--- flow/run.sh ---
#!/bin/bash
# the make line also repeats each setting of config.mk as NAME=value (left out here)
make -C /OpenROAD-flow-scripts/flow DESIGN_CONFIG=/design/flow/config.mk WORK_HOME=/design/flow/orfs CLKGATE_MAP_FILE= finish
--- flow/config.mk ---
export PLATFORM = sky130hd
export DESIGN_NAME = battleship
export DESIGN_NICKNAME = battleship
export VERILOG_FILES = /design/flow/design.v
export SDC_FILE = /design/flow/constraint.sdc
export NUM_CORES = 4
export LEC_CHECK = 0
export CAP_MARGIN = 40
export CELL_PAD_IN_SITES_GLOBAL_PLACEMENT = 3
export CORE_ASPECT_RATIO = 0.5
export CORE_MARGIN = 2
export CORE_UTILIZATION = 40
export CTS_CLUSTER_DIAMETER = 329
export CTS_CLUSTER_SIZE = 98
export PLACE_DENSITY = 0.42
export SLEW_MARGIN = 20
--- flow/constraint.sdc ---
create_clock -name core_clock -period 5.0 [get_ports {clk}]
set_input_delay 1.0000 -clock core_clock [delete_from_list [all_inputs] [get_ports {clk}]]
set_output_delay 1.0000 -clock core_clock [all_outputs]
set_load 0.01 [all_outputs]
--- flow/design.v ---
`timescale 1ns / 1ps
module battleship(
input wire clk,
input wire rst,  
input wire ARDUINO_A0,    
input wire ARDUINO_A1,    
input wire ARDUINO_A2,    
input wire ARDUINO_A3,    
output reg ARDUINO_IO0,   
output reg ARDUINO_IO1,   
output reg ARDUINO_IO2,   
output reg ARDUINO_IO6,   
output reg ARDUINO_IO7,   
output reg ARDUINO_IO8,   
output reg ARDUINO_IO9,   
output reg ARDUINO_IO10,  
output reg ARDUINO_IO11,  
output reg ARDUINO_A4,  
output reg ARDUINO_A5,  
output reg PMOD1_D0_P,  
output reg PMOD1_D0_N,  
output reg PMOD1_D1_P,  
output reg PMOD1_D1_N,  
output reg PMOD1_D2_P,  
output reg PMOD1_D2_N,  
output reg PMOD2_D0_P,  
output reg PMOD2_D0_N,  
output reg PMOD2_D1_P,  
output reg PMOD2_D2_P,  
output reg PMOD2_D2_N,  
output reg PMOD2_D3_P,  
output reg ARDUINO_IO3,   
output reg ARDUINO_IO4,   
output reg ARDUINO_IO5    
);
reg makeBoards;
reg make2DArray;
reg [7:0] playerOneBoard [0:2][0:2];     
reg [1:0] a;  
reg [1:0] b;  
reg [7:0] playerOneSHIPSBoard [0:2][0:2];  
reg [1:0] c;  
reg [1:0] d;  
reg [2:0] numShipsP1;
reg [2:0] hitsP1;
reg [7:0] playerTwoBoard [0:2][0:2];  
reg [1:0] e;  
reg [1:0] f;  
reg [7:0] playerTwoSHIPSBoard [0:2][0:2];  
reg [1:0] g;  
reg [1:0] h;  
reg [2:0] numShipsP2;
reg [2:0] hitsP2;
reg [2:0] playerTurn;
integer i, j;  
reg [3:0] nineStates; 
reg [3:0] nineStates2;
reg [5:0] gameLogicState;
reg [2:0] inputRow;  
reg [2:0] inputCol;  
reg [26:0] customCounter;  
reg customClk; 
reg [26:0] oneSecondCounter;  
reg oneSecondClk; 
reg [1:0] turnOnFirstBoard;
reg [1:0] turnOnSecondBoard;
localparam [26:0] DISP_DIV = 27'd24;
localparam [26:0] GAME_DIV = 27'd1249;
wire customTick    = (customCounter == DISP_DIV) && (customClk == 1'b0);
wire oneSecondTick = (oneSecondCounter == GAME_DIV) && (oneSecondClk == 1'b0);
always@(posedge clk)
begin
if (rst)
    begin
        customClk <= 0;
        customCounter <= 0;
    end
else if (customCounter == DISP_DIV)  
    begin
        customClk <= ~customClk;  
        customCounter <= 0;  
    end
else
    begin
        customCounter <= customCounter + 1;  
    end
end
always@(posedge clk)
begin
if (rst)
    begin
        oneSecondClk <= 0;
        oneSecondCounter <= 0;
    end
else if (oneSecondCounter == GAME_DIV)  
    begin
        oneSecondClk <= ~oneSecondClk;  
        oneSecondCounter <= 0;  
    end
else
    begin
        oneSecondCounter <= oneSecondCounter + 1;  
    end
end
always @ (posedge clk)
begin
if (rst)
begin
    gameLogicState = 0;
    inputRow = 0;
    inputCol = 0;
    numShipsP1 = 0;
    hitsP1 = 0;
    numShipsP2 = 0;
    hitsP2 = 0;
    playerTurn = 1;
    turnOnFirstBoard <= 0;
    turnOnSecondBoard <= 0;
    ARDUINO_A4 = 0;
    ARDUINO_A5 = 0;
end
else if (oneSecondTick)
begin
case (gameLogicState) 
0:  
begin
    for (i = 0; i < 3; i = i + 1) begin
        for (j = 0; j < 3; j = j + 1) begin
            playerOneBoard[i][j] <= 1;
            playerOneSHIPSBoard[i][j] <= 1;
            playerTwoBoard[i][j] <= 1;
            playerTwoSHIPSBoard[i][j] <= 1;
        end
    end
    gameLogicState = gameLogicState + 1;
end
1:  
begin
    ARDUINO_A4 = 1;
    ARDUINO_A5 = 0;
    if (ARDUINO_A0 == 0) 
    begin
        if(ARDUINO_A1 == 0)  
        begin
            inputRow = 0;
        end
        else if(ARDUINO_A2 == 0)  
        begin
            inputRow = 1;
        end
        else if(ARDUINO_A3 == 0)  
        begin
            inputRow = 2;
        end
        gameLogicState = gameLogicState + 1;  
   end 
end
2:  
begin
    ARDUINO_A4 = 0;
    ARDUINO_A5 = 1;
    if (ARDUINO_A0 == 0) 
    begin
        if(ARDUINO_A1 == 0 )  
        begin
            inputCol = 0;
        end
        else if(ARDUINO_A2 == 0)  
        begin
            inputCol = 1;
        end
        else if(ARDUINO_A3 == 0)  
        begin
            inputCol = 2;
        end
        gameLogicState = gameLogicState + 1;  
   end 
end
3:  
begin
    playerOneSHIPSBoard[inputRow][inputCol] <= 2;
    numShipsP1 = numShipsP1 + 1;
    if (numShipsP1 == 2) 
    begin
        gameLogicState = 4;  
    end
    else
    begin
        gameLogicState = 1;  
    end
end
4:  
begin
    ARDUINO_A4 = 1;
    ARDUINO_A5 = 0;
    if (ARDUINO_A0 == 0) 
    begin
        if(ARDUINO_A1 == 0)  
        begin
            inputRow = 0;
        end
        else if(ARDUINO_A2 == 0)  
        begin
            inputRow = 1;
        end
        else if(ARDUINO_A3 == 0)  
        begin
            inputRow = 2;
        end
        gameLogicState = gameLogicState + 1;  
   end 
end
5:  
begin
    ARDUINO_A4 = 0;
    ARDUINO_A5 = 1;
    if (ARDUINO_A0 == 0) 
    begin
        if(ARDUINO_A1 == 0 )  
        begin
            inputCol = 0;
        end
        else if(ARDUINO_A2 == 0)  
        begin
            inputCol = 1;
        end
        else if(ARDUINO_A3 == 0)  
        begin
            inputCol = 2;
        end
        gameLogicState = gameLogicState + 1;  
   end 
end
6:  
begin
    if(inputCol == 2)
    begin
        playerOneSHIPSBoard[inputRow][inputCol-1] <= 2;
        playerOneSHIPSBoard[inputRow][inputCol] <= 2;
    end
    else if (inputCol == 1 || inputCol == 0)
    begin
        playerOneSHIPSBoard[inputRow][inputCol] <= 2;
        playerOneSHIPSBoard[inputRow][inputCol+1] <= 2;
    end
    else
    begin
    end
    gameLogicState = 7;
end
7:  
begin
    ARDUINO_A4 = 1;
    ARDUINO_A5 = 0;
    if (ARDUINO_A0 == 0) 
    begin
        if(ARDUINO_A1 == 0)  
        begin
            inputRow = 0;
        end
        else if(ARDUINO_A2 == 0)  
        begin
            inputRow = 1;
        end
        else if(ARDUINO_A3 == 0)  
        begin
            inputRow = 2;
        end
        gameLogicState = gameLogicState + 1;  
   end 
end
8:  
begin
    ARDUINO_A4 = 0;
    ARDUINO_A5 = 1;
    if (ARDUINO_A0 == 0) 
    begin
        if(ARDUINO_A1 == 0 )  
        begin
            inputCol = 0;
        end
        else if(ARDUINO_A2 == 0)  
        begin
            inputCol = 1;
        end
        else if(ARDUINO_A3 == 0)  
        begin
            inputCol = 2;
        end
        gameLogicState = gameLogicState + 1;  
   end 
end
9:  
begin
    playerTwoSHIPSBoard[inputRow][inputCol] <= 2;
    numShipsP2 = numShipsP2 + 1;
    if (numShipsP2 == 2) 
    begin
        gameLogicState = 10;  
    end
    else
    begin
        gameLogicState = 7;  
    end
end
10:  
begin
    ARDUINO_A4 = 1;
    ARDUINO_A5 = 0;
    if (ARDUINO_A0 == 0) 
    begin
        if(ARDUINO_A1 == 0)  
        begin
            inputRow = 0;
        end
        else if(ARDUINO_A2 == 0)  
        begin
            inputRow = 1;
        end
        else if(ARDUINO_A3 == 0)  
        begin
            inputRow = 2;
        end
        gameLogicState = gameLogicState + 1;  
   end 
end
11:  
begin
    ARDUINO_A4 = 0;
    ARDUINO_A5 = 1;
    if (ARDUINO_A0 == 0) 
    begin
        if(ARDUINO_A1 == 0 )  
        begin
            inputCol = 0;
        end
        else if(ARDUINO_A2 == 0)  
        begin
            inputCol = 1;
        end
        else if(ARDUINO_A3 == 0)  
        begin
            inputCol = 2;
        end
        gameLogicState = gameLogicState + 1;  
   end 
end
12:  
begin
    if(inputCol == 2)
    begin
        playerTwoSHIPSBoard[inputRow][inputCol-1] <= 2;
        playerTwoSHIPSBoard[inputRow][inputCol] <= 2;
    end
    else if (inputCol == 1 || inputCol == 0)
    begin
        playerTwoSHIPSBoard[inputRow][inputCol] <= 2;
        playerTwoSHIPSBoard[inputRow][inputCol+1] <= 2;
    end
    else
    begin
    end
    turnOnFirstBoard <= 1;
    turnOnSecondBoard <= 1;
    gameLogicState = 13;
end
13:  
begin
    ARDUINO_A4 = 1;
    ARDUINO_A5 = 0;
    if (ARDUINO_A0 == 0) 
    begin
        if(ARDUINO_A1 == 0)  
        begin
            inputRow = 0;
        end
        else if(ARDUINO_A2 == 0)  
        begin
            inputRow = 1;
        end
        else if(ARDUINO_A3 == 0)  
        begin
            inputRow = 2;
        end
        gameLogicState = gameLogicState + 1;  
   end 
end
14:  
begin
    ARDUINO_A4 = 0;
    ARDUINO_A5 = 1;
    if (ARDUINO_A0 == 0) 
    begin
        if(ARDUINO_A1 == 0 )  
        begin
            inputCol = 0;
        end
        else if(ARDUINO_A2 == 0)  
        begin
            inputCol = 1;
        end
        else if(ARDUINO_A3 == 0)  
        begin
            inputCol = 2;
        end
        gameLogicState = gameLogicState + 1;  
   end 
end
15:  
begin
    if (playerTurn == 1)
    begin
        if (playerOneSHIPSBoard[inputRow][inputCol] == 2 )
        begin
            playerOneBoard[inputRow][inputCol] <= 2; 
            playerTurn = 2;
            hitsP2 = hitsP2 + 1;
        end
        else 
        begin
            playerOneBoard[inputRow][inputCol] <= 3;
            playerTurn = 2;
        end
    end  
    else
    begin
     if (playerTwoSHIPSBoard[inputRow][inputCol] == 2 )
       begin
           playerTwoBoard[inputRow][inputCol] <= 2;
           playerTurn = 1;
           hitsP1 = hitsP1 + 1;
       end
       else 
       begin
           playerTwoBoard[inputRow][inputCol] <= 3;
           playerTurn = 1;
       end
    end
    if(hitsP2 == 4)
    begin
        turnOnFirstBoard <= 0;
        gameLogicState = 16;  
    end
    else if ( hitsP1 == 4)
    begin
        turnOnSecondBoard <= 0;
        gameLogicState = 16;  
    end
    else
    begin
        gameLogicState = 13;  
    end
end
16: 
begin
   ARDUINO_A4 = 0;
   ARDUINO_A5 = 0;
   if (ARDUINO_A1 == 0 && ARDUINO_A3 == 0 && ARDUINO_A2 == 0)
   begin
       a = 0;
       b = 0;
       c = 0;
       d = 0;
       e = 0;
       f = 0;
       g = 0;
       hitsP1 = 0;
       hitsP2 = 0;
       playerTurn = 1;
       turnOnFirstBoard <= 0;
       turnOnSecondBoard <= 0;
       gameLogicState = 0;
   end
end
default:
begin
end
endcase
end  
end  
always @ (posedge clk)
begin
if (rst)
begin
    nineStates <= 1;
    ARDUINO_IO0 = 0; ARDUINO_IO1 = 0; ARDUINO_IO2 = 0;
    ARDUINO_IO3 = 1; ARDUINO_IO4 = 1; ARDUINO_IO5 = 1;
    ARDUINO_IO6 = 0; ARDUINO_IO7 = 0; ARDUINO_IO8 = 0;
    ARDUINO_IO9 = 0; ARDUINO_IO10 = 0; ARDUINO_IO11 = 0;
end
else if (customTick)
begin
if (turnOnFirstBoard == 1)
begin
case (nineStates)
1:    
begin
    if (playerOneBoard[0][0] == 1)  
    begin
        ARDUINO_IO0 = 1;  
        ARDUINO_IO1 = 0;  
        ARDUINO_IO2 = 0;  
        ARDUINO_IO9 = 0;  
        ARDUINO_IO10 = 0;  
        ARDUINO_IO11 = 0;  
        ARDUINO_IO6 = 0;  
        ARDUINO_IO7 = 0;  
        ARDUINO_IO8 = 0;  
        ARDUINO_IO3 = 0;  
        ARDUINO_IO4 = 1; 
        ARDUINO_IO5 = 1;
    end
    else if ( playerOneBoard[0][0] == 3)
    begin
        ARDUINO_IO0 = 0;  
        ARDUINO_IO1 = 0;  
        ARDUINO_IO2 = 0;  
        ARDUINO_IO9 = 1;  
        ARDUINO_IO10 = 0;  
        ARDUINO_IO11 = 0;  
        ARDUINO_IO6 = 0;  
        ARDUINO_IO7 = 0;  
        ARDUINO_IO8 = 0;  
        ARDUINO_IO3 = 0;  
        ARDUINO_IO4 = 1; 
        ARDUINO_IO5 = 1;
    end
    else if ( playerOneBoard[0][0] == 2)
    begin
        ARDUINO_IO0 = 0;  
        ARDUINO_IO1 = 0;  
        ARDUINO_IO2 = 0;  
        ARDUINO_IO9 = 0;  
        ARDUINO_IO10 = 0;  
        ARDUINO_IO11 = 0;  
        ARDUINO_IO6 = 1;  
        ARDUINO_IO7 = 0;  
        ARDUINO_IO8 = 0;  
        ARDUINO_IO3 = 0;  
        ARDUINO_IO4 = 1; 
        ARDUINO_IO5 = 1;
    end
    else  
    begin
        ARDUINO_IO0 = 0;  
        ARDUINO_IO1 = 0;  
        ARDUINO_IO2 = 0;  
        ARDUINO_IO9 = 0;  
        ARDUINO_IO10 = 0;  
        ARDUINO_IO11 = 0;  
        ARDUINO_IO6 = 0;  
        ARDUINO_IO7 = 0;  
        ARDUINO_IO8 = 0;  
        ARDUINO_IO3 = 1;  
        ARDUINO_IO4 = 1; 
        ARDUINO_IO5 = 1;
       end
end
2:  
begin
    if (playerOneBoard[0][1] == 1)  
    begin
        ARDUINO_IO0 = 0;  
        ARDUINO_IO1 = 1;  
        ARDUINO_IO2 = 0;  
        ARDUINO_IO9 = 0;  
        ARDUINO_IO10 = 0;  
        ARDUINO_IO11 = 0;  
        ARDUINO_IO6 = 0;  
        ARDUINO_IO7 = 0;  
        ARDUINO_IO8 = 0;  
        ARDUINO_IO3 = 0;  
        ARDUINO_IO4 = 1; 
        ARDUINO_IO5 = 1;
    end
    else if ( playerOneBoard[0][1] == 2)
    begin
        ARDUINO_IO0 = 0;  
        ARDUINO_IO1 = 0;  
        ARDUINO_IO2 = 0;  
        ARDUINO_IO9 = 0;  
        ARDUINO_IO10 = 0;  
        ARDUINO_IO11 = 0;  
        ARDUINO_IO6 = 0;  
        ARDUINO_IO7 = 1;  
        ARDUINO_IO8 = 0;  
        ARDUINO_IO3 = 0;  
        ARDUINO_IO4 = 1; 
        ARDUINO_IO5 = 1;
    end
    else if ( playerOneBoard[0][1] == 3)
    begin
        ARDUINO_IO0 = 0;  
        ARDUINO_IO1 = 0;  
        ARDUINO_IO2 = 0;  
        ARDUINO_IO9 = 0;  
        ARDUINO_IO10 = 1;  
        ARDUINO_IO11 = 0;  
        ARDUINO_IO6 = 0;  
        ARDUINO_IO7 = 0;  
        ARDUINO_IO8 = 0;  
        ARDUINO_IO3 = 0;  
        ARDUINO_IO4 = 1; 
        ARDUINO_IO5 = 1;
    end
    else  
    begin
        ARDUINO_IO0 = 0;  
        ARDUINO_IO1 = 0;  
        ARDUINO_IO2 = 0;  
        ARDUINO_IO9 = 0;  
        ARDUINO_IO10 = 0;  
        ARDUINO_IO11 = 0;  
        ARDUINO_IO6 = 0;  
        ARDUINO_IO7 = 0;  
        ARDUINO_IO8 = 0;  
        ARDUINO_IO3 = 1;  
        ARDUINO_IO4 = 1; 
        ARDUINO_IO5 = 1;
       end
end
3:  
begin
    if (playerOneBoard[0][2] == 1)  
    begin
        ARDUINO_IO0 = 0;  
        ARDUINO_IO1 = 0;  
        ARDUINO_IO2 = 1;  
        ARDUINO_IO9 = 0;  
        ARDUINO_IO10 = 0;  
        ARDUINO_IO11 = 0;  
        ARDUINO_IO6 = 0;  
        ARDUINO_IO7 = 0;  
        ARDUINO_IO8 = 0;  
        ARDUINO_IO3 = 0;  
        ARDUINO_IO4 = 1; 
        ARDUINO_IO5 = 1;
    end
    else if ( playerOneBoard[0][2] == 2)
    begin
        ARDUINO_IO0 = 0;  
        ARDUINO_IO1 = 0;  
        ARDUINO_IO2 = 0;  
        ARDUINO_IO9 = 0;  
        ARDUINO_IO10 = 0;  
        ARDUINO_IO11 = 0;  
        ARDUINO_IO6 = 0;  
        ARDUINO_IO7 = 0;  
        ARDUINO_IO8 = 1;  
        ARDUINO_IO3 = 0;  
        ARDUINO_IO4 = 1; 
        ARDUINO_IO5 = 1;
    end
    else if ( playerOneBoard[0][2] == 3)
    begin
        ARDUINO_IO0 = 0;  
        ARDUINO_IO1 = 0;  
        ARDUINO_IO2 = 0;  
        ARDUINO_IO9 = 0;  
        ARDUINO_IO10 = 0;  
        ARDUINO_IO11 = 1;  
        ARDUINO_IO6 = 0;  
        ARDUINO_IO7 = 0;  
        ARDUINO_IO8 = 0;  
        ARDUINO_IO3 = 0;  
        ARDUINO_IO4 = 1; 
        ARDUINO_IO5 = 1;
    end
    else  
    begin
        ARDUINO_IO0 = 0;  
        ARDUINO_IO1 = 0;  
        ARDUINO_IO2 = 0;  
        ARDUINO_IO9 = 0;  
        ARDUINO_IO10 = 0;  
        ARDUINO_IO11 = 0;  
        ARDUINO_IO6 = 0;  
        ARDUINO_IO7 = 0;  
        ARDUINO_IO8 = 0;  
        ARDUINO_IO3 = 1;  
        ARDUINO_IO4 = 1; 
        ARDUINO_IO5 = 1;
       end
end
4:  
begin
    if (playerOneBoard[1][0] == 1)  
    begin
        ARDUINO_IO0 = 1;  
        ARDUINO_IO1 = 0;  
        ARDUINO_IO2 = 0;  
        ARDUINO_IO9 = 0;  
        ARDUINO_IO10 = 0;  
        ARDUINO_IO11 = 0;  
        ARDUINO_IO6 = 0;  
        ARDUINO_IO7 = 0;  
        ARDUINO_IO8 = 0;  
        ARDUINO_IO3 = 1;  
        ARDUINO_IO4 = 0; 
        ARDUINO_IO5 = 1;
    end
    else if ( playerOneBoard[1][0] == 2)
    begin
        ARDUINO_IO0 = 0;  
        ARDUINO_IO1 = 0;  
        ARDUINO_IO2 = 0;  
        ARDUINO_IO9 = 0;  
        ARDUINO_IO10 = 0;  
        ARDUINO_IO11 = 0;  
        ARDUINO_IO6 = 1;  
        ARDUINO_IO7 = 0;  
        ARDUINO_IO8 = 0;  
        ARDUINO_IO3 = 1; 
        ARDUINO_IO4 = 0; 
        ARDUINO_IO5 = 1;
    end
    else if ( playerOneBoard[1][0] == 3)
    begin
        ARDUINO_IO0 = 0;  
        ARDUINO_IO1 = 0;  
        ARDUINO_IO2 = 0;  
        ARDUINO_IO9 = 1;  
        ARDUINO_IO10 = 0;  
        ARDUINO_IO11 = 0;  
        ARDUINO_IO6 = 0;  
        ARDUINO_IO7 = 0;  
        ARDUINO_IO8 = 0;  
        ARDUINO_IO3 = 1; 
        ARDUINO_IO4 = 0;  
        ARDUINO_IO5 = 1;
    end
    else  
    begin
        ARDUINO_IO0 = 0;  
        ARDUINO_IO1 = 0;  
        ARDUINO_IO2 = 0;  
        ARDUINO_IO9 = 0;  
        ARDUINO_IO10 = 0;  
        ARDUINO_IO11 = 0;  
        ARDUINO_IO6 = 0;  
        ARDUINO_IO7 = 0;  
        ARDUINO_IO8 = 0;  
        ARDUINO_IO3 = 1;  
        ARDUINO_IO4 = 1; 
        ARDUINO_IO5 = 1;
       end
end
5:  
begin
    if (playerOneBoard[1][1] == 1)  
    begin
        ARDUINO_IO0 = 0;  
        ARDUINO_IO1 = 1;  
        ARDUINO_IO2 = 0;  
        ARDUINO_IO9 = 0;  
        ARDUINO_IO10 = 0;  
        ARDUINO_IO11 = 0;  
        ARDUINO_IO6 = 0;  
        ARDUINO_IO7 = 0;  
        ARDUINO_IO8 = 0;  
        ARDUINO_IO3 = 1; 
        ARDUINO_IO4 = 0;  
        ARDUINO_IO5 = 1;
    end
    else if ( playerOneBoard[1][1] == 2)
    begin
        ARDUINO_IO0 = 0;  
        ARDUINO_IO1 = 0;  
        ARDUINO_IO2 = 0;  
        ARDUINO_IO9 = 0;  
        ARDUINO_IO10 = 0;  
        ARDUINO_IO11 = 0;  
        ARDUINO_IO6 = 0;  
        ARDUINO_IO7 = 1;  
        ARDUINO_IO8 = 0;  
        ARDUINO_IO3 = 1; 
        ARDUINO_IO4 = 0; 
        ARDUINO_IO5 = 1;
    end
    else if ( playerOneBoard[1][1] == 3)
    begin
        ARDUINO_IO0 = 0;  
        ARDUINO_IO1 = 0;  
        ARDUINO_IO2 = 0;  
        ARDUINO_IO9 = 0;  
        ARDUINO_IO10 = 1;  
        ARDUINO_IO11 = 0;  
        ARDUINO_IO6 = 0;  
        ARDUINO_IO7 = 0;  
        ARDUINO_IO8 = 0;  
        ARDUINO_IO3 = 1; 
        ARDUINO_IO4 = 0;  
        ARDUINO_IO5 = 1;
    end
    else  
    begin
        ARDUINO_IO0 = 0;  
        ARDUINO_IO1 = 0;  
        ARDUINO_IO2 = 0;  
        ARDUINO_IO9 = 0;  
        ARDUINO_IO10 = 0;  
        ARDUINO_IO11 = 0;  
        ARDUINO_IO6 = 0;  
        ARDUINO_IO7 = 0;  
        ARDUINO_IO8 = 0;  
        ARDUINO_IO3 = 1;  
        ARDUINO_IO4 = 1; 
        ARDUINO_IO5 = 1;
       end
end
6:  
begin
    if (playerOneBoard[1][2] == 1)  
    begin
        ARDUINO_IO0 = 0;  
        ARDUINO_IO1 = 0;  
        ARDUINO_IO2 = 1;  
        ARDUINO_IO9 = 0;  
        ARDUINO_IO10 = 0;  
        ARDUINO_IO11 = 0;  
        ARDUINO_IO6 = 0;  
        ARDUINO_IO7 = 0;  
        ARDUINO_IO8 = 0;  
        ARDUINO_IO3 = 1; 
        ARDUINO_IO4 = 0;  
        ARDUINO_IO5 = 1;
    end
    else if ( playerOneBoard[1][2] == 2)
    begin
        ARDUINO_IO0 = 0;  
        ARDUINO_IO1 = 0;  
        ARDUINO_IO2 = 0;  
        ARDUINO_IO9 = 0;  
        ARDUINO_IO10 = 0;  
        ARDUINO_IO11 = 0;  
        ARDUINO_IO6 = 0;  
        ARDUINO_IO7 = 0;  
        ARDUINO_IO8 = 1;  
        ARDUINO_IO3 = 1;  
        ARDUINO_IO4 = 0; 
        ARDUINO_IO5 = 1;
    end
    else if ( playerOneBoard[1][2] == 3)
    begin
        ARDUINO_IO0 = 0;  
        ARDUINO_IO1 = 0;  
        ARDUINO_IO2 = 0;  
        ARDUINO_IO9 = 0;  
        ARDUINO_IO10 = 0;  
        ARDUINO_IO11 = 1;  
        ARDUINO_IO6 = 0;  
        ARDUINO_IO7 = 0;  
        ARDUINO_IO8 = 0;  
        ARDUINO_IO3 = 1; 
        ARDUINO_IO4 = 0;  
        ARDUINO_IO5 = 1;
    end
    else  
    begin
        ARDUINO_IO0 = 0;  
        ARDUINO_IO1 = 0;  
        ARDUINO_IO2 = 0;  
        ARDUINO_IO9 = 0;  
        ARDUINO_IO10 = 0;  
        ARDUINO_IO11 = 0;  
        ARDUINO_IO6 = 0;  
        ARDUINO_IO7 = 0;  
        ARDUINO_IO8 = 0;  
        ARDUINO_IO3 = 1;  
        ARDUINO_IO4 = 1; 
        ARDUINO_IO5 = 1;
       end
end
7:  
begin
    if (playerOneBoard[2][0] == 1)  
    begin
        ARDUINO_IO0 = 1;  
        ARDUINO_IO1 = 0;  
        ARDUINO_IO2 = 0;  
        ARDUINO_IO9 = 0;  
        ARDUINO_IO10 = 0;  
        ARDUINO_IO11 = 0;  
        ARDUINO_IO6 = 0;  
        ARDUINO_IO7 = 0;  
        ARDUINO_IO8 = 0;  
        ARDUINO_IO3 = 1; 
        ARDUINO_IO4 = 1; 
        ARDUINO_IO5 = 0;  
    end
    else if ( playerOneBoard[2][0] == 2)
    begin
        ARDUINO_IO0 = 0;  
        ARDUINO_IO1 = 0;  
        ARDUINO_IO2 = 0;  
        ARDUINO_IO9 = 0;  
        ARDUINO_IO10 = 0;  
        ARDUINO_IO11 = 0;  
        ARDUINO_IO6 = 1;  
        ARDUINO_IO7 = 0;  
        ARDUINO_IO8 = 0;  
        ARDUINO_IO3 = 1; 
        ARDUINO_IO4 = 1; 
        ARDUINO_IO5 = 0;
    end
    else if ( playerOneBoard[2][0] == 3)
    begin
        ARDUINO_IO0 = 0;  
        ARDUINO_IO1 = 0;  
        ARDUINO_IO2 = 0;  
        ARDUINO_IO9 = 1;  
        ARDUINO_IO10 = 0;  
        ARDUINO_IO11 = 0;  
        ARDUINO_IO6 = 0;  
        ARDUINO_IO7 = 0;  
        ARDUINO_IO8 = 0;  
        ARDUINO_IO3 = 1; 
        ARDUINO_IO4 = 1; 
        ARDUINO_IO5 = 0;  
    end
    else  
    begin
        ARDUINO_IO0 = 0;  
        ARDUINO_IO1 = 0;  
        ARDUINO_IO2 = 0;  
        ARDUINO_IO9 = 0;  
        ARDUINO_IO10 = 0;  
        ARDUINO_IO11 = 0;  
        ARDUINO_IO6 = 0;  
        ARDUINO_IO7 = 0;  
        ARDUINO_IO8 = 0;  
        ARDUINO_IO3 = 1;  
        ARDUINO_IO4 = 1; 
        ARDUINO_IO5 = 1;
       end
end
8:  
begin
    if (playerOneBoard[2][1] == 1)  
    begin
        ARDUINO_IO0 = 0;  
        ARDUINO_IO1 = 1;  
        ARDUINO_IO2 = 0;  
        ARDUINO_IO9 = 0;  
        ARDUINO_IO10 = 0;  
        ARDUINO_IO11 = 0;  
        ARDUINO_IO6 = 0;  
        ARDUINO_IO7 = 0;  
        ARDUINO_IO8 = 0;  
        ARDUINO_IO3 = 1; 
        ARDUINO_IO4 = 1; 
        ARDUINO_IO5 = 0;  
    end
    else if ( playerOneBoard[2][1] == 2)
    begin
        ARDUINO_IO0 = 0;  
        ARDUINO_IO1 = 0;  
        ARDUINO_IO2 = 0;  
        ARDUINO_IO9 = 0;  
        ARDUINO_IO10 = 0;  
        ARDUINO_IO11 = 0;  
        ARDUINO_IO6 = 0;  
        ARDUINO_IO7 = 1;  
        ARDUINO_IO8 = 0;  
        ARDUINO_IO3 = 1; 
        ARDUINO_IO4 = 1; 
        ARDUINO_IO5 = 0;
    end
    else if ( playerOneBoard[2][1] == 3)
    begin
        ARDUINO_IO0 = 0;  
        ARDUINO_IO1 = 0;  
        ARDUINO_IO2 = 0;  
        ARDUINO_IO9 = 0;  
        ARDUINO_IO10 = 1;  
        ARDUINO_IO11 = 0;  
        ARDUINO_IO6 = 0;  
        ARDUINO_IO7 = 0;  
        ARDUINO_IO8 = 0;  
        ARDUINO_IO3 = 1; 
        ARDUINO_IO4 = 1; 
        ARDUINO_IO5 = 0;  
    end
    else  
    begin
        ARDUINO_IO0 = 0;  
        ARDUINO_IO1 = 0;  
        ARDUINO_IO2 = 0;  
        ARDUINO_IO9 = 0;  
        ARDUINO_IO10 = 0;  
        ARDUINO_IO11 = 0;  
        ARDUINO_IO6 = 0;  
        ARDUINO_IO7 = 0;  
        ARDUINO_IO8 = 0;  
        ARDUINO_IO3 = 1;  
        ARDUINO_IO4 = 1; 
        ARDUINO_IO5 = 1;
       end
end
9:  
begin
    if (playerOneBoard[2][2] == 1)  
    begin
        ARDUINO_IO0 = 0;  
        ARDUINO_IO1 = 0;  
        ARDUINO_IO2 = 1;  
        ARDUINO_IO9 = 0;  
        ARDUINO_IO10 = 0;  
        ARDUINO_IO11 = 0;  
        ARDUINO_IO6 = 0;  
        ARDUINO_IO7 = 0;  
        ARDUINO_IO8 = 0;  
        ARDUINO_IO3 = 1; 
        ARDUINO_IO4 = 1; 
        ARDUINO_IO5 = 0;  
    end
    else if ( playerOneBoard[2][2] == 2)
    begin
        ARDUINO_IO0 = 0;  
        ARDUINO_IO1 = 0;  
        ARDUINO_IO2 = 0;  
        ARDUINO_IO9 = 0;  
        ARDUINO_IO10 = 0;  
        ARDUINO_IO11 = 0;  
        ARDUINO_IO6 = 0;  
        ARDUINO_IO7 = 0;  
        ARDUINO_IO8 = 1;  
        ARDUINO_IO3 = 1; 
        ARDUINO_IO4 = 1; 
        ARDUINO_IO5 = 0;
    end
    else if ( playerOneBoard[2][2] == 3)
    begin
        ARDUINO_IO0 = 0;  
        ARDUINO_IO1 = 0;  
        ARDUINO_IO2 = 0;  
        ARDUINO_IO9 = 0;  
        ARDUINO_IO10 = 0;  
        ARDUINO_IO11 = 1;  
        ARDUINO_IO6 = 0;  
        ARDUINO_IO7 = 0;  
        ARDUINO_IO8 = 0;  
        ARDUINO_IO3 = 1; 
        ARDUINO_IO4 = 1; 
        ARDUINO_IO5 = 0;  
    end
    else  
    begin
        ARDUINO_IO0 = 0;  
        ARDUINO_IO1 = 0;  
        ARDUINO_IO2 = 0;  
        ARDUINO_IO9 = 0;  
        ARDUINO_IO10 = 0;  
        ARDUINO_IO11 = 0;  
        ARDUINO_IO6 = 0;  
        ARDUINO_IO7 = 0;  
        ARDUINO_IO8 = 0;  
        ARDUINO_IO3 = 1;  
        ARDUINO_IO4 = 1; 
        ARDUINO_IO5 = 1;
       end
end
default:  
begin
    ARDUINO_IO0 = 0;    
    ARDUINO_IO1 = 0;    
    ARDUINO_IO2 = 0;     
    ARDUINO_IO3 = 1;    
    ARDUINO_IO4 = 1;   
    ARDUINO_IO5 = 1;    
    ARDUINO_IO9 = 0;  
    ARDUINO_IO10 = 0;  
    ARDUINO_IO11 = 0;  
    ARDUINO_IO6 = 0;  
    ARDUINO_IO7 = 0;  
    ARDUINO_IO8 = 0;  
end
endcase
end  
nineStates <= nineStates + 1;
if (nineStates >= 10 )
begin
    nineStates <= 1;
end
end  
end  
always @ (posedge clk)
begin
if (rst)
begin
    nineStates2 <= 1;
    PMOD1_D0_P = 0; PMOD1_D0_N = 0; PMOD1_D1_P = 0;
    PMOD1_D1_N = 0; PMOD1_D2_P = 0; PMOD1_D2_N = 0;
    PMOD2_D0_P = 0; PMOD2_D0_N = 0; PMOD2_D1_P = 0;
    PMOD2_D2_P = 1; PMOD2_D2_N = 1; PMOD2_D3_P = 1;
end
else if (customTick)
begin
if (turnOnSecondBoard == 1)
begin
case (nineStates2)
1:    
begin
    if (playerTwoBoard[0][0] == 1)  
    begin
        PMOD1_D1_N = 1;  
        PMOD1_D2_P = 0;  
        PMOD1_D2_N = 0;  
        PMOD1_D0_P = 0;  
        PMOD1_D0_N = 0;  
        PMOD1_D1_P = 0;  
        PMOD2_D0_P = 0;  
        PMOD2_D0_N = 0;  
        PMOD2_D1_P = 0;  
        PMOD2_D2_P = 0;  
        PMOD2_D2_N = 1; 
        PMOD2_D3_P = 1;
    end
    else if ( playerTwoBoard[0][0] == 3)
    begin
        PMOD1_D1_N = 0;  
        PMOD1_D2_P = 0;  
        PMOD1_D2_N = 0;  
        PMOD1_D0_P = 1;  
        PMOD1_D0_N = 0;  
        PMOD1_D1_P = 0;  
        PMOD2_D0_P = 0;  
        PMOD2_D0_N = 0;  
        PMOD2_D1_P = 0;  
        PMOD2_D2_P = 0;  
        PMOD2_D2_N = 1; 
        PMOD2_D3_P = 1;
    end
    else if ( playerTwoBoard[0][0] == 2)
    begin
        PMOD1_D1_N = 0;  
        PMOD1_D2_P = 0;  
        PMOD1_D2_N = 0;  
        PMOD1_D0_P = 0;  
        PMOD1_D0_N = 0;  
        PMOD1_D1_P = 0;  
        PMOD2_D0_P = 1;  
        PMOD2_D0_N = 0;  
        PMOD2_D1_P = 0;  
        PMOD2_D2_P = 0;  
        PMOD2_D2_N = 1; 
        PMOD2_D3_P = 1;
    end
    else  
    begin
        PMOD1_D1_N = 0;  
        PMOD1_D2_P = 0;  
        PMOD1_D2_N = 0;  
        PMOD1_D0_P = 0;  
        PMOD1_D0_N = 0;  
        PMOD1_D1_P = 0;  
        PMOD2_D0_P = 0;  
        PMOD2_D0_N = 0;  
        PMOD2_D1_P = 0;  
        PMOD2_D2_P = 1;  
        PMOD2_D2_N = 1; 
        PMOD2_D3_P = 1;
       end
end
2:  
begin
    if (playerTwoBoard[0][1] == 1)  
    begin
        PMOD1_D1_N = 0;  
        PMOD1_D2_P = 1;  
        PMOD1_D2_N = 0;  
        PMOD1_D0_P = 0;  
        PMOD1_D0_N = 0;  
        PMOD1_D1_P = 0;  
        PMOD2_D0_P = 0;  
        PMOD2_D0_N = 0;  
        PMOD2_D1_P = 0;  
        PMOD2_D2_P = 0;  
        PMOD2_D2_N = 1; 
        PMOD2_D3_P = 1;
    end
    else if ( playerTwoBoard[0][1] == 2)
    begin
        PMOD1_D1_N = 0;  
        PMOD1_D2_P = 0;  
        PMOD1_D2_N = 0;  
        PMOD1_D0_P = 0;  
        PMOD1_D0_N = 0;  
        PMOD1_D1_P = 0;  
        PMOD2_D0_P = 0;  
        PMOD2_D0_N = 1;  
        PMOD2_D1_P = 0;  
        PMOD2_D2_P = 0;  
        PMOD2_D2_N = 1; 
        PMOD2_D3_P = 1;
    end
    else if ( playerTwoBoard[0][1] == 3)
    begin
        PMOD1_D1_N = 0;  
        PMOD1_D2_P = 0;  
        PMOD1_D2_N = 0;  
        PMOD1_D0_P = 0;  
        PMOD1_D0_N = 1;  
        PMOD1_D1_P = 0;  
        PMOD2_D0_P = 0;  
        PMOD2_D0_N = 0;  
        PMOD2_D1_P = 0;  
        PMOD2_D2_P = 0;  
        PMOD2_D2_N = 1; 
        PMOD2_D3_P = 1;
    end
    else  
    begin
        PMOD1_D1_N = 0;  
        PMOD1_D2_P = 0;  
        PMOD1_D2_N = 0;  
        PMOD1_D0_P = 0;  
        PMOD1_D0_N = 0;  
        PMOD1_D1_P = 0;  
        PMOD2_D0_P = 0;  
        PMOD2_D0_N = 0;  
        PMOD2_D1_P = 0;  
        PMOD2_D2_P = 1;  
        PMOD2_D2_N = 1; 
        PMOD2_D3_P = 1;
       end
end
3:  
begin
    if (playerTwoBoard[0][2] == 1)  
    begin
        PMOD1_D1_N = 0;  
        PMOD1_D2_P = 0;  
        PMOD1_D2_N = 1;  
        PMOD1_D0_P = 0;  
        PMOD1_D0_N = 0;  
        PMOD1_D1_P = 0;  
        PMOD2_D0_P = 0;  
        PMOD2_D0_N = 0;  
        PMOD2_D1_P = 0;  
        PMOD2_D2_P = 0;  
        PMOD2_D2_N = 1; 
        PMOD2_D3_P = 1;
    end
    else if ( playerTwoBoard[0][2] == 2)
    begin
        PMOD1_D1_N = 0;  
        PMOD1_D2_P = 0;  
        PMOD1_D2_N = 0;  
        PMOD1_D0_P = 0;  
        PMOD1_D0_N = 0;  
        PMOD1_D1_P = 0;  
        PMOD2_D0_P = 0;  
        PMOD2_D0_N = 0;  
        PMOD2_D1_P = 1;  
        PMOD2_D2_P = 0;  
        PMOD2_D2_N = 1; 
        PMOD2_D3_P = 1;
    end
    else if ( playerTwoBoard[0][2] == 3)
    begin
        PMOD1_D1_N = 0;  
        PMOD1_D2_P = 0;  
        PMOD1_D2_N = 0;  
        PMOD1_D0_P = 0;  
        PMOD1_D0_N = 0;  
        PMOD1_D1_P = 1;  
        PMOD2_D0_P = 0;  
        PMOD2_D0_N = 0;  
        PMOD2_D1_P = 0;  
        PMOD2_D2_P = 0;  
        PMOD2_D2_N = 1; 
        PMOD2_D3_P = 1;
    end
    else  
    begin
        PMOD1_D1_N = 0;  
        PMOD1_D2_P = 0;  
        PMOD1_D2_N = 0;  
        PMOD1_D0_P = 0;  
        PMOD1_D0_N = 0;  
        PMOD1_D1_P = 0;  
        PMOD2_D0_P = 0;  
        PMOD2_D0_N = 0;  
        PMOD2_D1_P = 0;  
       PMOD2_D2_P = 1;  
       PMOD2_D2_N = 1; 
       PMOD2_D3_P = 1;
       end
end
4:  
begin
    if (playerTwoBoard[1][0] == 1)  
    begin
        PMOD1_D1_N = 1;  
        PMOD1_D2_P = 0;  
        PMOD1_D2_N = 0;  
        PMOD1_D0_P = 0;  
        PMOD1_D0_N = 0;  
        PMOD1_D1_P = 0;  
        PMOD2_D0_P = 0;  
        PMOD2_D0_N = 0;  
        PMOD2_D1_P = 0;  
        PMOD2_D2_P = 1;  
        PMOD2_D2_N = 0; 
        PMOD2_D3_P = 1;
    end
    else if ( playerTwoBoard[1][0] == 2)
    begin
        PMOD1_D1_N = 0;  
        PMOD1_D2_P = 0;  
        PMOD1_D2_N = 0;  
        PMOD1_D0_P = 0;  
        PMOD1_D0_N = 0;  
        PMOD1_D1_P = 0;  
        PMOD2_D0_P = 1;  
        PMOD2_D0_N = 0;  
        PMOD2_D1_P = 0;  
        PMOD2_D2_P = 1;  
        PMOD2_D2_N = 0; 
        PMOD2_D3_P = 1;
    end
    else if ( playerTwoBoard[1][0] == 3)
    begin
        PMOD1_D1_N = 0;  
        PMOD1_D2_P = 0;  
        PMOD1_D2_N = 0;  
        PMOD1_D0_P = 1;  
        PMOD1_D0_N = 0;  
        PMOD1_D1_P = 0;  
        PMOD2_D0_P = 0;  
        PMOD2_D0_N = 0;  
        PMOD2_D1_P = 0;  
        PMOD2_D2_P = 1;  
        PMOD2_D2_N = 0; 
        PMOD2_D3_P = 1;
    end
    else  
    begin
        PMOD1_D1_N = 0;  
        PMOD1_D2_P = 0;  
        PMOD1_D2_N = 0;  
        PMOD1_D0_P = 0;  
        PMOD1_D0_N = 0;  
        PMOD1_D1_P = 0;  
        PMOD2_D0_P = 0;  
        PMOD2_D0_N = 0;  
        PMOD2_D1_P = 0;  
        PMOD2_D2_P = 1;  
        PMOD2_D2_N = 1; 
        PMOD2_D3_P = 1;
       end
end
5:  
begin
    if (playerTwoBoard[1][1] == 1)  
    begin
        PMOD1_D1_N = 0;  
        PMOD1_D2_P = 1;  
        PMOD1_D2_N = 0;  
        PMOD1_D0_P = 0;  
        PMOD1_D0_N = 0;  
        PMOD1_D1_P = 0;  
        PMOD2_D0_P = 0;  
        PMOD2_D0_N = 0;  
        PMOD2_D1_P = 0;  
        PMOD2_D2_P = 1;  
        PMOD2_D2_N = 0; 
        PMOD2_D3_P = 1;
    end
    else if ( playerTwoBoard[1][1] == 2)
    begin
        PMOD1_D1_N = 0;  
        PMOD1_D2_P = 0;  
        PMOD1_D2_N = 0;  
        PMOD1_D0_P = 0;  
        PMOD1_D0_N = 0;  
        PMOD1_D1_P = 0;  
        PMOD2_D0_P = 0;  
        PMOD2_D0_N = 1;  
        PMOD2_D1_P = 0;  
        PMOD2_D2_P = 1;  
        PMOD2_D2_N = 0; 
        PMOD2_D3_P = 1;
    end
    else if ( playerTwoBoard[1][1] == 3)
    begin
        PMOD1_D1_N = 0;  
        PMOD1_D2_P = 0;  
        PMOD1_D2_N = 0;  
        PMOD1_D0_P = 0;  
        PMOD1_D0_N = 1;  
        PMOD1_D1_P = 0;  
        PMOD2_D0_P = 0;  
        PMOD2_D0_N = 0;  
        PMOD2_D1_P = 0;  
        PMOD2_D2_P = 1;  
        PMOD2_D2_N = 0; 
        PMOD2_D3_P = 1;
    end
    else  
    begin
        PMOD1_D1_N = 0;  
        PMOD1_D2_P = 0;  
        PMOD1_D2_N = 0;  
        PMOD1_D0_P = 0;  
        PMOD1_D0_N = 0;  
        PMOD1_D1_P = 0;  
        PMOD2_D0_P = 0;  
        PMOD2_D0_N = 0;  
        PMOD2_D1_P = 0;  
        PMOD2_D2_P = 1; 
        PMOD2_D2_N = 1; 
        PMOD2_D3_P = 1;
       end
end
6:  
begin
    if (playerTwoBoard[1][2] == 1)  
    begin
        PMOD1_D1_N = 0;  
        PMOD1_D2_P = 0;  
        PMOD1_D2_N = 1;  
        PMOD1_D0_P = 0;  
        PMOD1_D0_N = 0;  
        PMOD1_D1_P = 0;  
        PMOD2_D0_P = 0;  
        PMOD2_D0_N = 0;  
        PMOD2_D1_P = 0;  
        PMOD2_D2_P = 1;  
        PMOD2_D2_N = 0; 
        PMOD2_D3_P = 1;
    end
    else if ( playerTwoBoard[1][2] == 2)
    begin
        PMOD1_D1_N = 0;  
        PMOD1_D2_P = 0;  
        PMOD1_D2_N = 0;  
        PMOD1_D0_P = 0;  
        PMOD1_D0_N = 0;  
        PMOD1_D1_P = 0;  
        PMOD2_D0_P = 0;  
        PMOD2_D0_N = 0;  
        PMOD2_D1_P = 1;  
        PMOD2_D2_P = 1;  
        PMOD2_D2_N = 0; 
        PMOD2_D3_P = 1;
    end
    else if ( playerTwoBoard[1][2] == 3)
    begin
        PMOD1_D1_N = 0;  
        PMOD1_D2_P = 0;  
        PMOD1_D2_N = 0;  
        PMOD1_D0_P = 0;  
        PMOD1_D0_N = 0;  
        PMOD1_D1_P = 1;  
        PMOD2_D0_P = 0;  
        PMOD2_D0_N = 0;  
        PMOD2_D1_P = 0;  
        PMOD2_D2_P = 1;  
        PMOD2_D2_N = 0; 
        PMOD2_D3_P = 1;
    end
    else  
    begin
        PMOD1_D1_N = 0;  
        PMOD1_D2_P = 0;  
        PMOD1_D2_N = 0;  
        PMOD1_D0_P = 0;  
        PMOD1_D0_N = 0;  
        PMOD1_D1_P = 0;  
        PMOD2_D0_P = 0;  
        PMOD2_D0_N = 0;  
        PMOD2_D1_P = 0;  
        PMOD2_D2_P = 1;  
        PMOD2_D2_N = 1; 
        PMOD2_D3_P = 1;
       end
end
7:  
begin
    if (playerTwoBoard[2][0] == 1)  
    begin
        PMOD1_D1_N = 1;  
        PMOD1_D2_P = 0;  
        PMOD1_D2_N = 0;  
        PMOD1_D0_P = 0;  
        PMOD1_D0_N = 0;  
        PMOD1_D1_P = 0;  
        PMOD2_D0_P = 0;  
        PMOD2_D0_N = 0;  
        PMOD2_D1_P = 0;  
        PMOD2_D2_P = 1;  
        PMOD2_D2_N = 1; 
        PMOD2_D3_P = 0; 
    end
    else if ( playerTwoBoard[2][0] == 2)
    begin
        PMOD1_D1_N = 0;  
        PMOD1_D2_P = 0;  
        PMOD1_D2_N = 0;  
        PMOD1_D0_P = 0;  
        PMOD1_D0_N = 0;  
        PMOD1_D1_P = 0;  
        PMOD2_D0_P = 1;  
        PMOD2_D0_N = 0;  
        PMOD2_D1_P = 0;  
        PMOD2_D2_P = 1;  
        PMOD2_D2_N = 1; 
        PMOD2_D3_P = 0;
    end
    else if ( playerTwoBoard[2][0] == 3)
    begin
        PMOD1_D1_N = 0;  
        PMOD1_D2_P = 0;  
        PMOD1_D2_N = 0;  
        PMOD1_D0_P = 1;  
        PMOD1_D0_N = 0;  
        PMOD1_D1_P = 0;  
        PMOD2_D0_P = 0;  
        PMOD2_D0_N = 0;  
        PMOD2_D1_P = 0;  
        PMOD2_D2_P = 1;  
        PMOD2_D2_N = 1; 
        PMOD2_D3_P = 0;
    end
    else  
    begin
        PMOD1_D1_N = 0;  
        PMOD1_D2_P = 0;  
        PMOD1_D2_N = 0;  
        PMOD1_D0_P = 0;  
        PMOD1_D0_N = 0;  
        PMOD1_D1_P = 0;  
        PMOD2_D0_P = 0;  
        PMOD2_D0_N = 0;  
        PMOD2_D1_P = 0;  
        PMOD2_D2_P = 1;  
        PMOD2_D2_N = 1; 
        PMOD2_D3_P = 1;
       end
end
8:  
begin
    if (playerTwoBoard[2][1] == 1)  
    begin
        PMOD1_D1_N = 0;  
        PMOD1_D2_P = 1;  
        PMOD1_D2_N = 0;  
        PMOD1_D0_P = 0;  
        PMOD1_D0_N = 0;  
        PMOD1_D1_P = 0;  
        PMOD2_D0_P = 0;  
        PMOD2_D0_N = 0;  
        PMOD2_D1_P = 0;  
        PMOD2_D2_P = 1;  
        PMOD2_D2_N = 1; 
        PMOD2_D3_P = 0;
    end
    else if ( playerTwoBoard[2][1] == 2)
    begin
        PMOD1_D1_N = 0;  
        PMOD1_D2_P = 0;  
        PMOD1_D2_N = 0;  
        PMOD1_D0_P = 0;  
        PMOD1_D0_N = 0;  
        PMOD1_D1_P = 0;  
        PMOD2_D0_P = 0;  
        PMOD2_D0_N = 1;  
        PMOD2_D1_P = 0;  
        PMOD2_D2_P = 1;  
        PMOD2_D2_N = 1; 
        PMOD2_D3_P = 0;
    end
    else if ( playerTwoBoard[2][1] == 3)
    begin
        PMOD1_D1_N = 0;  
        PMOD1_D2_P = 0;  
        PMOD1_D2_N = 0;  
        PMOD1_D0_P = 0;  
        PMOD1_D0_N = 1;  
        PMOD1_D1_P = 0;  
        PMOD2_D0_P = 0;  
        PMOD2_D0_N = 0;  
        PMOD2_D1_P = 0;  
        PMOD2_D2_P = 1;  
        PMOD2_D2_N = 1; 
        PMOD2_D3_P = 0;
    end
    else  
    begin
        PMOD1_D1_N = 0;  
        PMOD1_D2_P = 0;  
        PMOD1_D2_N = 0;  
        PMOD1_D0_P = 0;  
        PMOD1_D0_N = 0;  
        PMOD1_D1_P = 0;  
        PMOD2_D0_P = 0;  
        PMOD2_D0_N = 0;  
        PMOD2_D1_P = 0;  
        PMOD2_D2_P = 1;  
        PMOD2_D2_N = 1; 
        PMOD2_D3_P = 1;
       end
end
9:  
begin
    if (playerTwoBoard[2][2] == 1)  
    begin
        PMOD1_D1_N = 0;  
        PMOD1_D2_P = 0;  
        PMOD1_D2_N = 1;  
        PMOD1_D0_P = 0;  
        PMOD1_D0_N = 0;  
        PMOD1_D1_P = 0;  
        PMOD2_D0_P = 0;  
        PMOD2_D0_N = 0;  
        PMOD2_D1_P = 0;  
        PMOD2_D2_P = 1;  
        PMOD2_D2_N = 1; 
        PMOD2_D3_P = 0;
    end
    else if ( playerTwoBoard[2][2] == 2)
    begin
        PMOD1_D1_N = 0;  
        PMOD1_D2_P = 0;  
        PMOD1_D2_N = 0;  
        PMOD1_D0_P = 0;  
        PMOD1_D0_N = 0;  
        PMOD1_D1_P = 0;  
        PMOD2_D0_P = 0;  
        PMOD2_D0_N = 0;  
        PMOD2_D1_P = 1;  
        PMOD2_D2_P = 1;  
        PMOD2_D2_N = 1; 
        PMOD2_D3_P = 0;
    end
    else if ( playerTwoBoard[2][2] == 3)
    begin
        PMOD1_D1_N = 0;  
        PMOD1_D2_P = 0;  
        PMOD1_D2_N = 0;  
        PMOD1_D0_P = 0;  
        PMOD1_D0_N = 0;  
        PMOD1_D1_P = 1;  
        PMOD2_D0_P = 0;  
        PMOD2_D0_N = 0;  
        PMOD2_D1_P = 0;  
        PMOD2_D2_P = 1;  
        PMOD2_D2_N = 1; 
        PMOD2_D3_P = 0;
    end
    else  
    begin
        PMOD1_D1_N = 0;  
        PMOD1_D2_P = 0;  
        PMOD1_D2_N = 0;  
        PMOD1_D0_P = 0;  
        PMOD1_D0_N = 0;  
        PMOD1_D1_P = 0;  
        PMOD2_D0_P = 0;  
        PMOD2_D0_N = 0;  
        PMOD2_D1_P = 0;  
        PMOD2_D2_P = 1;  
        PMOD2_D2_N = 1; 
        PMOD2_D3_P = 0;
       end
end
default:  
begin
    PMOD1_D1_N = 0;  
    PMOD1_D2_P = 0;  
    PMOD1_D2_N = 0;  
    PMOD2_D2_P = 1;  
    PMOD2_D2_N = 1;  
    PMOD2_D3_P = 1;  
    PMOD1_D0_P = 0;  
    PMOD1_D0_N = 0;  
    PMOD1_D1_P = 0;  
    PMOD2_D0_P = 0;  
    PMOD2_D0_N = 0;  
    PMOD2_D1_P = 0;  
end
endcase
end
nineStates2 <= nineStates2 + 1;
if (nineStates2 >= 10 )
begin
    nineStates2 <= 1;
end
end  
end  
endmodule 
==> GITHUB_STEP_SUMMARY, run 1 <==
## PnR job results

| Metric | Value |
|---|---|
| Buffer depth of the longest clock path | `2` |
| Routability congestion estimate from global placement | `0.829` |
| Tool warning count | `48` |
| Vias in the first global route | `7,475` |
| Critical path buffers and inverters | `2` |
| Die area | `0.0254 mm²` |
| Arrival time reported for the critical path endpoint | `4.33 ns` |
| Top cell type by instance count after synthesis | `dfxtp_1` |
| Post-synthesis share of cell area spent on xor and xnor gates | `0.0608` |
| Largest power group | `registers` |
| WL/cell | `16.3 µm` |
| Summed instance area of the synthesized netlist | `0.00964 mm²` |
| Clock group total power | `1.43 mW` |
| RSZ-0062 raised after global routing | `no` |
| Depth of the worst register-to-register path | `12` |
| Pin count of the biggest net entering global routing | `45` |
| Sequential power | `1.54 mW` |
| Number of top-level pins | `32` |
| Synth flops | `188` |
| Area share of and-or/or-and cells after synthesis | `0.147` |
| DRC violations left | `0` |
| Fp_density | `0.405` |
| Source of the critical timing path | `inputRow[2]` |
| Clock root cell | `clkbuf_16` |
| Startpoint of the tightest hold check path | `playerOneSHIPSBoard[8][1]` |
| Mux share of post-synthesis cell area | `0.0202` |
| Fmax | `251 MHz` |
| Number of buffers inserted by port buffering | `31` |
| Number of design-rule violations left by the first detailed-router iteration | `564` |
| Worst skew pair latency | `0.45 ns` |
| Synth Area in Simple Gates | `0.277` |
| Max-capacitance violation count | `0` |
| Via Count | `8,044` |
| Nature of the critical path endpoint | `register` |
| Reported leakage power | `4.06 nW` |
| Internal portion of total power | `2.35 mW` |
| Net switching power of the design | `679 µW` |
| Num rows | `40` |
| Deepest level of the CTS H-tree | `4` |
| Detailed placement HPWL | `18,000 µm` |
| Sequential fraction of design power | `0.508` |
| Count of library flops with an enable pin | `18` |
| Final tally of max-slew violations | `0` |
| TritonCTS clock tree | `built` |
| Unique cell types | `77` |
| Total Negative Setup Slacks | `0 ns` |
| Final wirelength | `24,500 µm` |
| Critical Path Source Type | `register` |
| Aggregate global routing overflow | `0` |
| Last element of the critical path | `gameLogicState[3]` |
| Top post-synthesis cells by area | `dfxtp_1, nor2_1, nand2_1` |
| Global-route wire length before repair | `39,900 µm` |
| Die W | `224 µm` |
| Share of power burned in combinational logic | `0.021` |
| Instance count on the critical path | `12` |
| Synth Net Count | `1,205` |
| Share of the yosys chip area belonging to registers | `0.409` |
| Yosys cell count | `1,165` |
| Class of the most critical setup path | `register to register` |
| Clock skew | `0.00848 ns` |
| Tally of filler cells in the layout | `2,404` |
| Critical path's most frequent cell | `nor2b_1` |
| Total Routing Usage GR | `0.198` |
| Most used DFF post-synth | `dfxtp_1` |
| Initial antenna violation count | `0` |
| Post-route clock period utilization | `0.796` |
| Outcome | `complete, no violations` |
| Clock-pin slew on the worst setup and hold paths | `0.07 ns` |
| TritonCTS sink count | `188` |
| Required time worst endpoint | `5.35 ns` |
| Final number of hold-violating endpoints | `0` |
| Buffers inserted during post-CTS setup optimization | `0` |
| Floorplan Core Area | `0.0238 mm²` |
| Measured slew at the worst slew-check pin | `0.799 ns` |
| Via density | `5.35` |
| Area added between synthesis and finish | `12.9%` |
| Clk network pwr share | `0.471` |
| Dominant delay contributor by cell family on the critical path | `adder cells` |
| Final Net Count | `1,215` |
| Class of the tightest hold or removal check | `register to register` |
| Synthesis warning total | `1` |
| Cell type with the largest total area after synthesis | `dfxtp_1` |
| Maximum vdd drop | `0.204 mV` |
| Drt pass-1 iters | `5` |
| Slowest CP cell | `fa_1` |
| Worst r2r src | `inputRow[2]` |
| Fraction of power spent switching nets | `0.224` |
| Die Height | `114 µm` |
| WHS Endpoint | `playerOneSHIPSBoard[8][1]` |
| Fraction of registers with async set or reset after synthesis | `0` |
| Number of cells produced by synthesis | `1,165` |
| Fin crit period | `3.98 ns` |
| Relative slew slack | `0.465` |
| Util after Layout | `0.457` |
| Highest net fanout along the worst path | `16` |
| Top post-synthesis cells by count | `dfxtp_1, nor2_1, nand2_1` |
| Hold depth | `2` |
| Endpoint of the most critical register-to-register path | `gameLogicState[3]` |
| Worst R2R Setup Slack | `1.02 ns` |
| Combinational power | `63.0 µW` |
| Chain of cells forming the critical path | `inv_1, ha_1, fa_1, nor2b_1, nand3b_1, and3_1, o221ai_1, buf_4, nor2b_1, a2bb2oi_1, a21oi_1, o41ai_1` |
| Adder and majority gate portion of the synthesized area | `0.0472` |
| Area share of the largest cell type after synthesis | `0.353` |
| Finished layout cell area | `0.0109 mm²` |
| Synthesized area per cell | `8.28 µm²` |
| Delay contributed by the slowest stage of the critical path | `0.92 ns` |
| Logic family by area | `simple AND/OR/NAND/NOR gates` |
| Post-cts gate resize count | `0` |
| Post-detailed-placement cell area | `0.0103 mm²` |
| Chip Area, Yosys | `0.00964 mm²` |
| Total setup violations reported at the end of the flow | `0` |
| Tally of nets with antenna violations remaining after routing | `0` |
| PD cells | `279 mW/mm²` |
| Clock buffer count from CTS | `17` |
| Number of buffers added to fix hold violations after cts | `0` |
| Antenna Cells | `0` |
==> per-stage QoR <==
step	std cells	power (mW)	hold slack, ns	setup WS, ns
2_1_floorplan	1165	1.61	0.423	1.50
3_3_place_gp	1467	1.63	0.439	0.721
3_5_place_dp	1471	1.64	0.439	1.02
4_1_cts	1503	3.07	0.450	0.991
5_1_grt	1503	3.13	0.477	0.662
6_report	1503	3.03	0.452	1.02
==> layout make-up <==
| class | instances | area, µm² | area share |
|---|---|---|---|
| Multi-Input combinational cell | 882 | 5350 | 0.492 |
| Inverter | 41 | 154 | 0.0141 |
| Clock buffer | 21 | 482 | 0.0442 |
| Sequential cell | 188 | 3940 | 0.362 |
| Timing Repair Buffer | 45 | 432 | 0.0397 |
| Clock inverter | 11 | 129 | 0.0118 |
| Tap cell | 315 | 394 | 0.0362 |
==> metal layers <==
| layer | track usage | vias up | routed length (µm) |
|---|---|---|---|
| li1 | - | 4135 | - |
| met1 | 0.281 | 3784 | 12800 |
| met2 | 0.310 | 107 | 10600 |
| met3 | 0.0389 | 18 | 876 |
| met4 | 0.0533 | 0 | 245 |
| met5 | 0 | - | 0 |
==> inputs of run 2 (changes only) <==
Settings changed: ABC_AREA set to 1, CAP_MARGIN 40 to 20, CELL_PAD_IN_SITES_DETAIL_PLACEMENT set to 2, CORE_ASPECT_RATIO 0.5 to 1.89, CORE_MARGIN 2 to 6, CORE_UTILIZATION 40 to 42, CTS_CLUSTER_DIAMETER 329 to 384, CTS_CLUSTER_SIZE 98 to unset, GPL_ROUTABILITY_DRIVEN set to 0, GPL_TIMING_DRIVEN set to 0, MIN_ROUTING_LAYER set to met2, PLACE_DENSITY 0.42 to 0.4, SLEW_MARGIN 20 to 35, TNS_END_PERCENT set to 35.
Clock period 5.0 ns to 4.3 ns, I/O delays scaled along.
==> run 2 against run 1 <==
Net effect:
- die size is 13% higher
- synthesized area rose by 7.6%
- synthesized cell count up 30%
- the run now fails in global placement without I/O
==> GITHUB_STEP_SUMMARY, run 2 <==
### Flow metrics

| Metric | Value |
|---|---|
| Unique cell types | `52 (-32%)` |
| Outcome | `aborted with a tool error` |
| First logged error message | `[ERROR GPL-0301] Utilization 103.330 % exceeds 100%.` |
| Die W | `126 µm (-43%)` |
| Number of cells produced by synthesis | `1,509 (+30%)` |
| Synthesis warning total | `1 (unchanged)` |
| Num rows | `78 (+95%)` |
| Mux share of post-synthesis cell area | `0 (-0.0202)` |
| Area share of and-or/or-and cells after synthesis | `0.119 (-0.0284)` |
| Synth Area in Simple Gates | `0.336 (+0.0587)` |
| Synth flops | `188 (unchanged)` |
| Logic family by area | `simple AND/OR/NAND/NOR gates` |
| Count of library flops with an enable pin | `18 (unchanged)` |
| Post-synthesis share of cell area spent on xor and xnor gates | `0.0186 (-0.0423)` |
| Die Height | `228 µm (+100%)` |
| Top cell type by instance count after synthesis | `nand2_1` |
| Chip Area, Yosys | `0.0104 mm² (+7.6%)` |
| Yosys cell count | `1,509 (+30%)` |
| Area share of the largest cell type after synthesis | `0.328 (-0.0249)` |
| Most used DFF post-synth | `dfxtp_1` |
| Synthesized area per cell | `6.88 µm² (-17%)` |
| Summed instance area of the synthesized netlist | `0.0104 mm² (+7.6%)` |
| Synth Net Count | `1,549 (+29%)` |
| Top post-synthesis cells by count | `nand2_1, inv_1, nor2_1` |
| Adder and majority gate portion of the synthesized area | `0.0439 (-0.00334)` |
| Die area | `0.0288 mm² (+13%)` |
| Fp_density | `0.430 (+0.0257)` |
| Floorplan Core Area | `0.0241 mm² (+1.2%)` |
| Top post-synthesis cells by area | `dfxtp_1, nand2_1, inv_1` |
| Cell type with the largest total area after synthesis | `dfxtp_1` |
| Fraction of registers with async set or reset after synthesis | `0 (unchanged)` |
| Failed at | `global placement without I/O` |
| Share of the yosys chip area belonging to registers | `0.380 (-0.0289)` |
==> inputs of run 3 (changes only) <==
Settings changed: CAP_MARGIN 20 to 40, CELL_PAD_IN_SITES_DETAIL_PLACEMENT 2 to unset, CELL_PAD_IN_SITES_GLOBAL_PLACEMENT 3 to unset, CORE_ASPECT_RATIO 1.89 to unset, CORE_MARGIN 6 to 2, CORE_UTILIZATION 42 to 72, CTS_CLUSTER_DIAMETER 384 to 333, CTS_CLUSTER_SIZE set to 69, GPL_ROUTABILITY_DRIVEN 0 to unset, GPL_TIMING_DRIVEN 0 to unset, MIN_ROUTING_LAYER met2 to unset, PLACE_DENSITY 0.4 to 0.68, SLEW_MARGIN 35 to 20, TNS_END_PERCENT 35 to unset.
Clock period 4.3 ns to 2.66 ns, I/O delays scaled along.
==> run 3 against run 2 <==
Net effect:
- the layout now fails its checks (setup timing)
- synthesized cell count is the same
- die size shrank 47%
- synthesized area is the same
==> GITHUB_STEP_SUMMARY, run 3 <==
## PnR job results

| Metric | Value |
|---|---|
| Post-detailed-placement cell area | `0.0114 mm²` |
| Total Routing Usage GR | `0.381` |
| Class of the tightest hold or removal check | `register to register` |
| Fraction of registers with async set or reset after synthesis | `0 (unchanged)` |
| Die area | `0.0154 mm² (-47%)` |
| Drt pass-1 iters | `10` |
| Relative slew slack | `0.596` |
| Startpoint of the tightest hold check path | `gameLogicState[5]` |
| Die Height | `124 µm (-46%)` |
| Final Net Count | `1,655` |
| Synthesis warning total | `1 (unchanged)` |
| Critical Path Source Type | `register` |
| Highest net fanout along the worst path | `7` |
| Tool warning count | `50` |
| Last element of the critical path | `gameLogicState[2]` |
| Non-filler instance count after layout | `1,808` |
| RSZ-0062 raised after global routing | `yes` |
| Arrival time reported for the critical path endpoint | `3.75 ns` |
| Fraction of power spent switching nets | `0.235` |
| Floorplan Core Area | `0.0140 mm² (-42%)` |
| Worst hold margin | `0.455 ns` |
| Post-route clock period utilization | `1.28` |
| TritonCTS clock tree | `built` |
| Maximum vdd drop | `0.507 mV` |
| Number of top-level pins | `32` |
| Synth flops | `188 (unchanged)` |
| Number of buffers inserted by port buffering | `31` |
| Share of the yosys chip area belonging to registers | `0.380 (unchanged)` |
| Clock skew | `0.00803 ns` |
| Logic family by area | `simple AND/OR/NAND/NOR gates` |
| Summed instance area of the synthesized netlist | `0.0104 mm² (unchanged)` |
| Measured slew at the worst slew-check pin | `0.603 ns` |
| Tally of nets with antenna violations remaining after routing | `0` |
| Total setup violations reported at the end of the flow | `67` |
| Buffer depth of the longest clock path | `2` |
| Clock group total power | `2.55 mW` |
| Total Negative Setup Slacks | `-22.71 ns` |
| Final number of hold-violating endpoints | `0` |
| Count of library flops with an enable pin | `18 (unchanged)` |
| Antenna Cells | `0` |
| Largest power group | `registers` |
| Top post-synthesis cells by count | `nand2_1, inv_1, nor2_1` |
| Required time worst endpoint | `3.00 ns` |
| Clk network pwr share | `0.449` |
| Adder and majority gate portion of the synthesized area | `0.0439 (unchanged)` |
| Combinational cell area excluding buffers and inverters | `0.00590 mm²` |
| Final wirelength | `34,400 µm` |
| Nature of the critical path endpoint | `register` |
| Util after Layout | `0.898` |
| Aggregate global routing overflow | `0` |
| Synth Area in Simple Gates | `0.336 (unchanged)` |
| Top cell type by instance count after synthesis | `nand2_1` |
| Depth of the worst register-to-register path | `18` |
| Number of cells produced by synthesis | `1,509 (unchanged)` |
| Outcome | `complete, but fails checks` |
| Area added between synthesis and finish | `21.1%` |
| Slowest CP cell | `fa_2` |
| Source of the critical timing path | `inputRow[2]` |
| Pin count of the biggest net entering global routing | `28` |
| Number of placed cells counting well taps | `1,767` |
| Worst R2R Setup Slack | `-0.75 ns` |
| Worst skew pair latency | `0.45 ns` |
| Tally of filler cells in the layout | `691` |
| Class of the most critical setup path | `register to register` |
| Detailed placement HPWL | `19,900 µm` |
| Mux share of post-synthesis cell area | `0 (unchanged)` |
| Vias in the first global route | `10,275` |
| Unique cell types | `52 (unchanged)` |
| TritonCTS sink count | `188` |
| Clock root cell | `clkbuf_16` |
| Global-route wire length before repair | `46,300 µm` |
| PD cells | `451 mW/mm²` |
| WL/cell | `19.0 µm` |
| Sequential fraction of design power | `0.517` |
| Sequential power | `2.93 mW` |
| Internal portion of total power | `4.33 mW` |
| Number of design-rule violations left by the first detailed-router iteration | `1,601` |
| Clock buffer count from CTS | `17` |
| Yosys cell count | `1,509 (unchanged)` |
| Final tally of max-slew violations | `0` |
| Num rows | `43 (-45%)` |
| Deepest level of the CTS H-tree | `4` |
| Delay contributed by the slowest stage of the critical path | `0.70 ns` |
| Most used DFF post-synth | `dfxtp_1` |
| DRC violations left | `0` |
| List of failed layout checks | `setup timing` |
| Combinational power | `191 µW` |
| Post-synthesis share of cell area spent on xor and xnor gates | `0.0186 (unchanged)` |
| Worst r2r src | `inputRow[2]` |
| Crit path setup slack, layout | `-0.746 ns` |
| WHS Endpoint | `gameLogicState[5]` |
| Chip Area, Yosys | `0.0104 mm² (unchanged)` |
| Fin crit period | `3.41 ns` |
| Area share of the largest cell type after synthesis | `0.328 (unchanged)` |
| Synth Net Count | `1,549 (unchanged)` |
| Top post-synthesis cells by area | `dfxtp_1, nand2_1, inv_1` |
| Share of power burned in combinational logic | `0.034` |
| Synthesized area per cell | `6.88 µm² (unchanged)` |
| Fp_density | `0.742 (+0.311)` |
| Dominant delay contributor by cell family on the critical path | `simple AND/OR/NAND/NOR gates` |
| Die W | `124 µm (-1.8%)` |
| Via density | `6.46` |
| Chain of cells forming the critical path | `inv_4, ha_4, fa_2, inv_4, nor2_4, nand2_2, nor2_1, nor2_1, nor2_2, nand2_4, nand3_4, nand2_4, nand2_2, nand3_4, nand3_4, nand4_1, nor2_2, nor2_1` |
| Clock-pin slew on the worst setup and hold paths | `0.07 ns` |
| Sequential cell area | `0.00395 mm²` |
| Fmax | `294 MHz` |
| Finished layout cell area | `0.0126 mm²` |
| Initial antenna violation count | `0` |
| Routability congestion estimate from global placement | `0.962` |
| Instance count on the critical path | `18` |
| Worst slack, placed | `-0.232 ns` |
| Hold depth | `2` |
| Net switching power of the design | `1.34 mW` |
| Area share of and-or/or-and cells after synthesis | `0.119 (unchanged)` |
| Max-capacitance violation count | `0` |
| Cell type with the largest total area after synthesis | `dfxtp_1` |
| Via Count | `11,686` |
| Reported leakage power | `5.60 nW` |
| Endpoint of the most critical register-to-register path | `gameLogicState[2]` |
| Total power consumption of the routed design | `5.67 mW` |
| Critical path buffers and inverters | `2` |
run 3: timing repair:
action | 4_1_cts | 5_1_grt
cloned | 0 | 0
setup endpoints to repair | 52 | 93
pin swaps | 27 | 42
hold buffers | 0 | 0
gates resized | 44 | 111
setup buffers | 3 | 6
run 3: final cells by class:
class / instances / area share
Multi-Input combinational cell: 1043 / 0.470
Clock buffer: 21 / 0.0374
Tap cell: 180 / 0.0179
Clock inverter: 11 / 0.00866
Inverter: 253 / 0.0768
Sequential cell: 188 / 0.314
Timing Repair Buffer: 112 / 0.0752
run 3: per-layer routing:
| metal | GRT usage | vias to the layer above | wire, µm |
|---|---|---|---|
| li1 | - | 5110 | - |
| met1 | 0.437 | 5227 | 11900 |
| met2 | 0.667 | 1011 | 16000 |
| met3 | 0.0705 | 338 | 3740 |
| met4 | 0.213 | 0 | 2810 |
| met5 | 0 | - | 0 |
Power is estimated from default activity; no workload was simulated.
